Setup of oak:
==> flow/design.v (excerpt) <==
module fsm(
    input [15:0] dataIn,
    input R_I,
    input reset,
    input clk,
    output reg r_o,
    output reg [1:0] err,
    output [31:0] dataOut,
    output ready
    );
Settings: LEC_CHECK=0, CAP_MARGIN=20, CORE_MARGIN=2, CORE_UTILIZATION=40, GPL_ROUTABILITY_DRIVEN=0, MAX_ROUTING_LAYER=met4, SLEW_MARGIN=35; clock period 10.0 ns.
run.sh (not shown) runs the stock make flow with config.mk's settings and CLKGATE_MAP_FILE=.
Setup changes, oak to pine
-- flow/config.mk --
<<< oak, line 8
export CAP_MARGIN = 20
export CORE_MARGIN = 2
export CORE_UTILIZATION = 40
export GPL_ROUTABILITY_DRIVEN = 0
export MAX_ROUTING_LAYER = met4
export SLEW_MARGIN = 35
>>> pine, line 8
export CAP_MARGIN = 20
export CORE_MARGIN = 2
export CORE_UTILIZATION = 59
export SLEW_MARGIN = 20
==> flow/constraint.sdc <==
create_clock -name core_clock -period 9.17 [get_ports {clk}]
set_input_delay 1.8340 -clock core_clock [delete_from_list [all_inputs] [get_ports {clk}]]
set_output_delay 1.8340 -clock core_clock [all_outputs]
set_load 0.01 [all_outputs]
==> results <==
- pine — first-pass GRT wire length 7.8 mm lower, oak as reference
- Clock network fraction of design power (pine over oak): decrease, 0.4 points
- From oak to pine the numbers moved as follows: combinational group share of total power level; total sequential power moved up; non-clock buffer count moved up.
- The run with more setup slack is oak; pine has less.
- Measured against oak, the total die size of pine comes out at 0.68 times the reference value.
- Global router's overall resource usage: pine vs oak up 8.7 points
### pine -> birch
-- flow/config.mk --
<<< pine, line 8
export CAP_MARGIN = 20
export CORE_MARGIN = 2
export CORE_UTILIZATION = 59
export SLEW_MARGIN = 20
>>> birch, line 8
export CAP_MARGIN = 20
export CORE_MARGIN = 2
export CORE_UTILIZATION = 72
export SLEW_MARGIN = 20
==> flow/constraint.sdc <==
create_clock -name core_clock -period 7.97 [get_ports {clk}]
set_input_delay 1.5940 -clock core_clock [delete_from_list [all_inputs] [get_ports {clk}]]
set_output_delay 1.5940 -clock core_clock [all_outputs]
set_load 0.01 [all_outputs]
Notes after the runs:
birch reached the final stage; the timing, design-rule and antenna checks on its layout passed. birch — part of the power in the clock network 0.3 points higher, pine as reference. ~same proportion of power drawn by combinational gates in pine and birch. Comparing pine with birch, the post-CTS clock slew at the launch and capture registers of the worst setup and hold paths came out essentially unchanged. Re post-synthesis to final-layout area growth: pine and birch aren't equal, and the higher value belongs to birch. Compared with pine, birch shows a higher depth of the critical timing path with buffers and inverters included. Taking pine as the reference, in birch first-pass GRT wire length did not really move, maximum fanout count along the critical path went up, quantity of I/O buffers inserted on ports did not really move, non-clock buffer instance count of the final layout went up, power went up.
Inputs modified between birch and maple:
-- flow/config.mk --
<<< birch, line 8
export CAP_MARGIN = 20
export CORE_MARGIN = 2
export CORE_UTILIZATION = 72
export SLEW_MARGIN = 20
>>> maple, line 8
export CAP_MARGIN = 20
export CORE_MARGIN = 2
export CORE_UTILIZATION = 70
export SETUP_SLACK_MARGIN = -0.59
export SLEW_MARGIN = 20
==> flow/constraint.sdc <==
create_clock -name core_clock -period 5.89 [get_ports {clk}]
set_input_delay 1.1780 -clock core_clock [delete_from_list [all_inputs] [get_ports {clk}]]
set_output_delay 1.1780 -clock core_clock [all_outputs]
set_load 0.01 [all_outputs]
==> comparison <==
In terms of register area, maple and birch differ only marginally. The cell area reported for maple is greater than that of birch by 4.6%. Complete run, failing final checks: maple, reason setup timing. For birch, the highest routing layer actually used was met4, unlike maple, where it was met5. Sequential portion of the cell area for maple: 1.6 points down relative to birch. Logic area (lower): birch. Diff birch -> maple: net switching fraction of the power rose 0.71 points; wire length after detailed routing rose about 3.4%; pin count of the biggest net entering global routing fell 1.4%.

---

fsm again, from the RTL that the note above started with.
make LEC_CHECK=0 CAP_MARGIN=20 CORE_MARGIN=2 CORE_UTILIZATION=72 CTS_CLUSTER_SIZE=90 PLACE_DENSITY_LB_ADDON=0.24 SETUP_SLACK_MARGIN=1.31 SLEW_MARGIN=20 TNS_END_PERCENT=5 finish   # period 9.17 ns
Then changed:
ABC_AREA = 1   (was unset)
CORE_UTILIZATION = 68   (was 72)
CTS_CLUSTER_SIZE = unset   (was 90)
PLACE_DENSITY_LB_ADDON = unset   (was 0.24)
SETUP_SLACK_MARGIN = unset   (was 1.31)
TNS_END_PERCENT = unset   (was 5)
clock period = 13.8 ns   (was 9.17 ns; I/O delays follow)
Result: Hold slack is better by 3.3 ps. Global-route usage came out lower by 1.9 points. Routed wire length came out lower by 1.4%. Area after synthesis came out lower by 1.1%. Power came out lower by 32%. Maximum frequency came out lower by 9.5%. Worst setup slack is better by 3800 ps. Final cell count came out higher by 17%. Via count came out higher by 5.5%. Flip-flop count stays the same.
Then changed:
ABC_AREA = unset   (was 1)
CORE_UTILIZATION = 72   (was 68)
CTS_CLUSTER_SIZE = 15   (was unset)
SETUP_SLACK_MARGIN = 1.08   (was unset)
clock period = 7.59 ns   (was 13.8 ns; I/O delays follow)
=> This time the run finished but fails on negative setup slack; clock power rises by well over a third; power climbs by well over a third; utilization climbs by 6.3 points; wire length grows slightly.
Then changed:
ABC_AREA = 1   (was unset)
CORE_UTILIZATION = 71   (was 72)
CTS_CLUSTER_SIZE = 21   (was 15)
PLACE_DENSITY_LB_ADDON = 0.07   (was unset)
SETUP_SLACK_MARGIN = unset   (was 1.08)
clock period = 6.23 ns   (was 7.59 ns; I/O delays follow)
What happened: The new run finished but fails on negative setup slack; worst setup slack gets worse by 2100 ps; via count is higher by 21%; routed wire length is higher by 22%; area after synthesis decreases by 1.1%; sequential power is higher by 22%; die size barely changes; non-clock buffer count climbs by 543; hold slack is better by 5.3 ps; power rises by 45%; global-route usage goes up by 5.4 points; utilization grows by 5.4 points.
Then changed:
ABC_AREA = unset   (was 1)
CTS_CLUSTER_SIZE = 98   (was 21)
PLACE_DENSITY_LB_ADDON = 0.06   (was 0.07)
SETUP_SLACK_MARGIN = 2.16   (was unset)
clock period = 7.33 ns   (was 6.23 ns; I/O delays follow)
Result: The new run finished but failed the layout checks on negative setup slack; final area drops by a few percent; sequential share of layout area climbs by 0.90 points; total power drops by a quarter to a third; clock skew stays flat; worst setup slack gains 2000 ps; synthesized area climbs slightly.
Then changed:
CORE_UTILIZATION = 72   (was 71)
CTS_CLUSTER_SIZE = unset   (was 98)
PLACE_DENSITY_LB_ADDON = 0.24   (was 0.06)
SETUP_SLACK_MARGIN = unset   (was 2.16)
clock period = 9.17 ns   (was 7.33 ns; I/O delays follow)
=> The changed run ran to the end with no violations; via count decreases by 5.6%; setup slack is better by 870 ps; global-route usage decreases by 0.19 points; die area decreases by 1.4%; routed wire length decreases by 9.3%; design area decreases by 6.3%; count of clock-buffer cells in the layout decreases by 13.

---

Setup of build 64:
fsm again, from the RTL that the note above started with.
clock: 6.12 ns
lec_check: 0
abc_area: 1
cap_margin: 15
cell_pad_in_sites_detail_placement: 2
cell_pad_in_sites_global_placement: 1
core_margin: 2
core_utilization: 47
cts_cluster_diameter: 194
gpl_timing_driven: 1
hold_slack_margin: 0.04
place_density_lb_addon: 0.04
slew_margin: 35
tns_end_percent: 55
The log for build 64 ends in clock tree synthesis with error DPL-0033, so the run never completed.
--- input diff build 64..build 72 ---
Settings: ABC_AREA now 0, was 1; TNS_END_PERCENT no longer set, was 55; PLACE_DENSITY now 0.64, previously not set; CELL_PAD_IN_SITES_GLOBAL_PLACEMENT no longer set, was 1; CELL_PAD_IN_SITES_DETAIL_PLACEMENT no longer set, was 2; CORE_UTILIZATION now 72, was 47; PLACE_DENSITY_LB_ADDON no longer set, was 0.04; HOLD_SLACK_MARGIN no longer set, was 0.04; CAP_MARGIN now 20, was 15; CTS_CLUSTER_SIZE now 23, previously not set; the clock period (ns, I/O delays scaled along) now 7.01, was 6.12.
[summary]
- Although it ran to completion, build 72 produced a layout that fails the final checks because of setup timing.
- Higher core utilization before placement among build 64 and build 72: build 72
- On build 72: standard cell core area is 34% lower than what build 64 gave.
- Post-place instance area down 3.8% in build 72 wrt build 64
- On yosys stat chip area: build 72 sits above build 64.
- Half-perimeter wire length of the detailed placement result: build 72 vs build 64 down about 43%
- Going from build 64 to build 72, synthesized net count dropped about 15%; synthesized-area fraction occupied by ao, oa, aoi and oai cells decreased by 0.64 points relative to the old numbers; xor and xnor fraction of the mapped netlist area climbed 1.5 points.
- On post-synthesis share of cell area spent on full adders, half adders and majority gates, the higher figure sits with build 64, not build 72.
- Diff build 64 -> build 72 | netlist area before placement | up slightly
Inputs modified between build 72 and build 89:
Settings: a change of SLEW_MARGIN from 35 to 20; a change of CTS_CLUSTER_SIZE from 23 to 10; a deleted PLACE_DENSITY that had been 0.64; a deleted GPL_TIMING_DRIVEN that had been 1; a deleted ABC_AREA that had been 0; a change of CTS_CLUSTER_DIAMETER from 194 to 373; a change of the clock period (ns, I/O delays scaled along) from 7.01 to 6.05.
==> results <==
Of build 72 and build 89, none finishes clean. To summarise build 72: no stage aborted, but the layout did not pass its checks, failing on setup timing. In build 89 the implementation ran to completion but is not tape-out ready, as the final checks report setup timing. [build 89 vs build 72] setup slack: lower in build 89. Count of standard-cell rows came out exactly the same in build 72 and build 89. On total negative slack, the higher figure sits with build 72, not build 89. Compared with build 72, build 89 shows a higher non-clock buffer area fraction after layout.
The following lists how build 19 was set up differently from build 89:
Settings: CTS_CLUSTER_SIZE now 99, was 10; PLACE_DENSITY now 0.35, previously not set; ABC_AREA now 1, previously not set; CTS_CLUSTER_DIAMETER now 44, was 373; SETUP_SLACK_MARGIN now 1.08, previously not set; the clock period (ns, I/O delays scaled along) now 8.11, was 6.05.
## What came out
- Build 19 -> stages 100% | layout checks FAIL | setup timing
- Every stage of build 89 finished as expected; the final checks, on the other hand, flagged setup timing, which means the layout fails.
- In build 19 the count of antenna diodes in the layout turned out 18 higher than in build 89.
- Build 19 vs build 89 — sum of met3 wire segment lengths after detailed routing climbed by more than half
- Length in cells of the worst reg-to-reg path: build 19 > build 89
Power figures rest on the tool's default switching activity, not on a simulated workload.
